==> run D: inputs <==
Design arm_core, start of the top module:
module arm_core (
    input         clk,
    input         rst,
    output [7:0]  imem_addr,
    input  [31:0] imem_data,
    output [5:0]  dmem_addr,
    output [31:0] dmem_wdata,
    output        dmem_we,
    input  [31:0] dmem_rdata,
    output        wb_en,
    output [3:0]  wb_dest,
    output [31:0] wb_value
);
  wire [31:0] IF_stage_pc_out;
  wire [31:0] IF_stage_instruction_out;
  wire [31:0] branch_address;
  wire EXE_stage_B_out;
  wire hazard_detected;
  IF_Stage IF_Stage_Inst (
    .clk(clk),
    .rst(rst),
    .freeze(hazard_detected),
    .Branch_taken(EXE_stage_B_out),
    .BranchAddr(branch_address),
    .imem_data(imem_data),
    .PC(IF_stage_pc_out),
    .Instruction(IF_stage_instruction_out)
  );
  assign imem_addr = IF_stage_pc_out[7:0];
  wire [31:0] IF_reg_pc_out;
  wire [31:0] IF_reg_instruction_out;
  IF_Stage_Reg IF_Reg_Inst (
    .clk(clk),
    .rst(rst),
    .freeze(hazard_detected),
    .flush(EXE_stage_B_out),
    .PC_in(IF_stage_pc_out),
    .Instruction_in(IF_stage_instruction_out),
    .PC(IF_reg_pc_out),
    .Instruction(IF_reg_instruction_out)
  );
  wire [3:0]  ID_stage_reg_file_dst;
  wire [3:0]  ID_stage_reg_file_src1, ID_stage_reg_file_src2;
  wire [31:0] ID_stage_val_Rn, ID_stage_val_Rm;
  wire [23:0] ID_stage_signed_immediate;
  wire [11:0] ID_stage_shifter_operand;
  wire [3:0]  ID_stage_EX_command_out;
  wire [3:0]  status;
  wire ID_stage_mem_read_out, ID_stage_mem_write_out, ID_stage_WB_en_out,
       ID_stage_Imm_out, ID_stage_B_out, ID_stage_SR_update_out;
  wire [3:0]  WB_Stage_dst_out;
  wire [31:0] WB_Value;
  wire WB_Stage_WB_en_out;
  wire has_src1;
  ID_Stage ID_Stage_Inst (
    .clk(clk),
    .rst(rst),
    .hazard(hazard_detected),
    .Instruction(IF_reg_instruction_out),
  ...
Settings: LEC_CHECK=0, ABC_AREA=1, CAP_MARGIN=20, CORE_MARGIN=2, CORE_UTILIZATION=72, CTS_CLUSTER_SIZE=95, PLACE_DENSITY=0.4, SLEW_MARGIN=20, TNS_END_PERCENT=10; clock period 6.58 ns.
run.sh (not shown) runs the stock make flow with config.mk's settings and CLKGATE_MAP_FILE=.
==> run G (differences from run D) <==
Settings changed: CELL_PAD_IN_SITES_DETAIL_PLACEMENT set to 2, CELL_PAD_IN_SITES_GLOBAL_PLACEMENT set to 3, CORE_UTILIZATION 72 to 40, CTS_CLUSTER_SIZE 95 to unset, PLACE_DENSITY 0.4 to unset, PLACE_DENSITY_LB_ADDON set to 0.28, SLEW_MARGIN 20 to 15, TNS_END_PERCENT 10 to 25.
==> flow/constraint.sdc (replaced) <==
create_clock -name core_clock -period 11.7 [get_ports {clk}]
set_input_delay 2.3400 -clock core_clock [delete_from_list [all_inputs] [get_ports {clk}]]
set_output_delay 2.3400 -clock core_clock [all_outputs]
set_load 0.01 [all_outputs]
==> run K (differences from run D) <==
Settings changed: ABC_AREA 1 to unset, CELL_PAD_IN_SITES_DETAIL_PLACEMENT set to 0, CORE_UTILIZATION 72 to 67, CTS_CLUSTER_DIAMETER set to 229, CTS_CLUSTER_SIZE 95 to 61, GPL_ROUTABILITY_DRIVEN set to 1, GPL_TIMING_DRIVEN set to 1, MAX_ROUTING_LAYER set to met4, PLACE_DENSITY 0.4 to unset, SETUP_SLACK_MARGIN set to -0.61, TNS_END_PERCENT 10 to unset.
==> flow/constraint.sdc (replaced) <==
create_clock -name core_clock -period 13.3 [get_ports {clk}]
set_input_delay 2.6600 -clock core_clock [delete_from_list [all_inputs] [get_ports {clk}]]
set_output_delay 2.6600 -clock core_clock [all_outputs]
set_load 0.01 [all_outputs]
==> run H (differences from run D) <==
Settings changed: ABC_AREA 1 to unset, CELL_PAD_IN_SITES_GLOBAL_PLACEMENT set to 2, CORE_UTILIZATION 72 to 22, CTS_CLUSTER_SIZE 95 to unset, MAX_ROUTING_LAYER set to met4, PLACE_DENSITY 0.4 to unset, TNS_END_PERCENT 10 to unset.
==> flow/constraint.sdc (replaced) <==
create_clock -name core_clock -period 15.4 [get_ports {clk}]
set_input_delay 3.0800 -clock core_clock [delete_from_list [all_inputs] [get_ports {clk}]]
set_output_delay 3.0800 -clock core_clock [all_outputs]
set_load 0.01 [all_outputs]
==> results <==
| metric | run H | run D | run G | run K |
|---|---|---|---|---|
| Status | finished clean | stopped before the end | stopped before the end | stopped before the end |
| Stage where the flow stopped | - | global routing | global routing | global routing |
| Post-synth cell types | 112 | 63 | 63 | 112 |
| Synthesized-area fraction occupied by and/or/nand/nor cells | 17.3% | 27.0% | 27.0% | 17.3% |
| Number of nets produced by synthesis | 5400 | 7346 | 7346 | 5400 |
| Pre-CTS setup slack | -0.276 ns | -1.71 ns | 0.0352 ns | -0.612 ns |
| Die Width | 487 µm | 275 µm | 367 µm | 281 µm |
| # rows | 177 | 99 | 133 | 101 |
| Area fraction in xor and xnor cells | 2.18% | 0.385% | 0.385% | 2.18% |
| Yosys stat chip area | 0.0514 mm² | 0.0527 mm² | 0.0527 mm² | 0.0514 mm² |
| Aoi share | 15.9% | 16.1% | 16.1% | 15.9% |
| Share of synthesized area occupied by flip-flops and latches | 44.1% | 43.0% | 43.0% | 44.1% |
| Cells after synthesis | 5166 | 7112 | 7112 | 5166 |
| Setup repair bufs after CTS | 0 | 17 | 0 | 0 |
| Mean instance size in the synthesized netlist | 9.95 µm² | 7.41 µm² | 7.41 µm² | 9.95 µm² |
| Die span in y | 487 µm | 275 µm | 367 µm | 281 µm |
| Cts repair resizes | 2 | 170 | 24 | 7 |
| Die Size | 0.238 mm² | 0.0754 mm² | 0.135 mm² | 0.0790 mm² |
| Portion of netlist area occupied by mux cells | 11.6% | 0.0403% | 0.0403% | 11.6% |
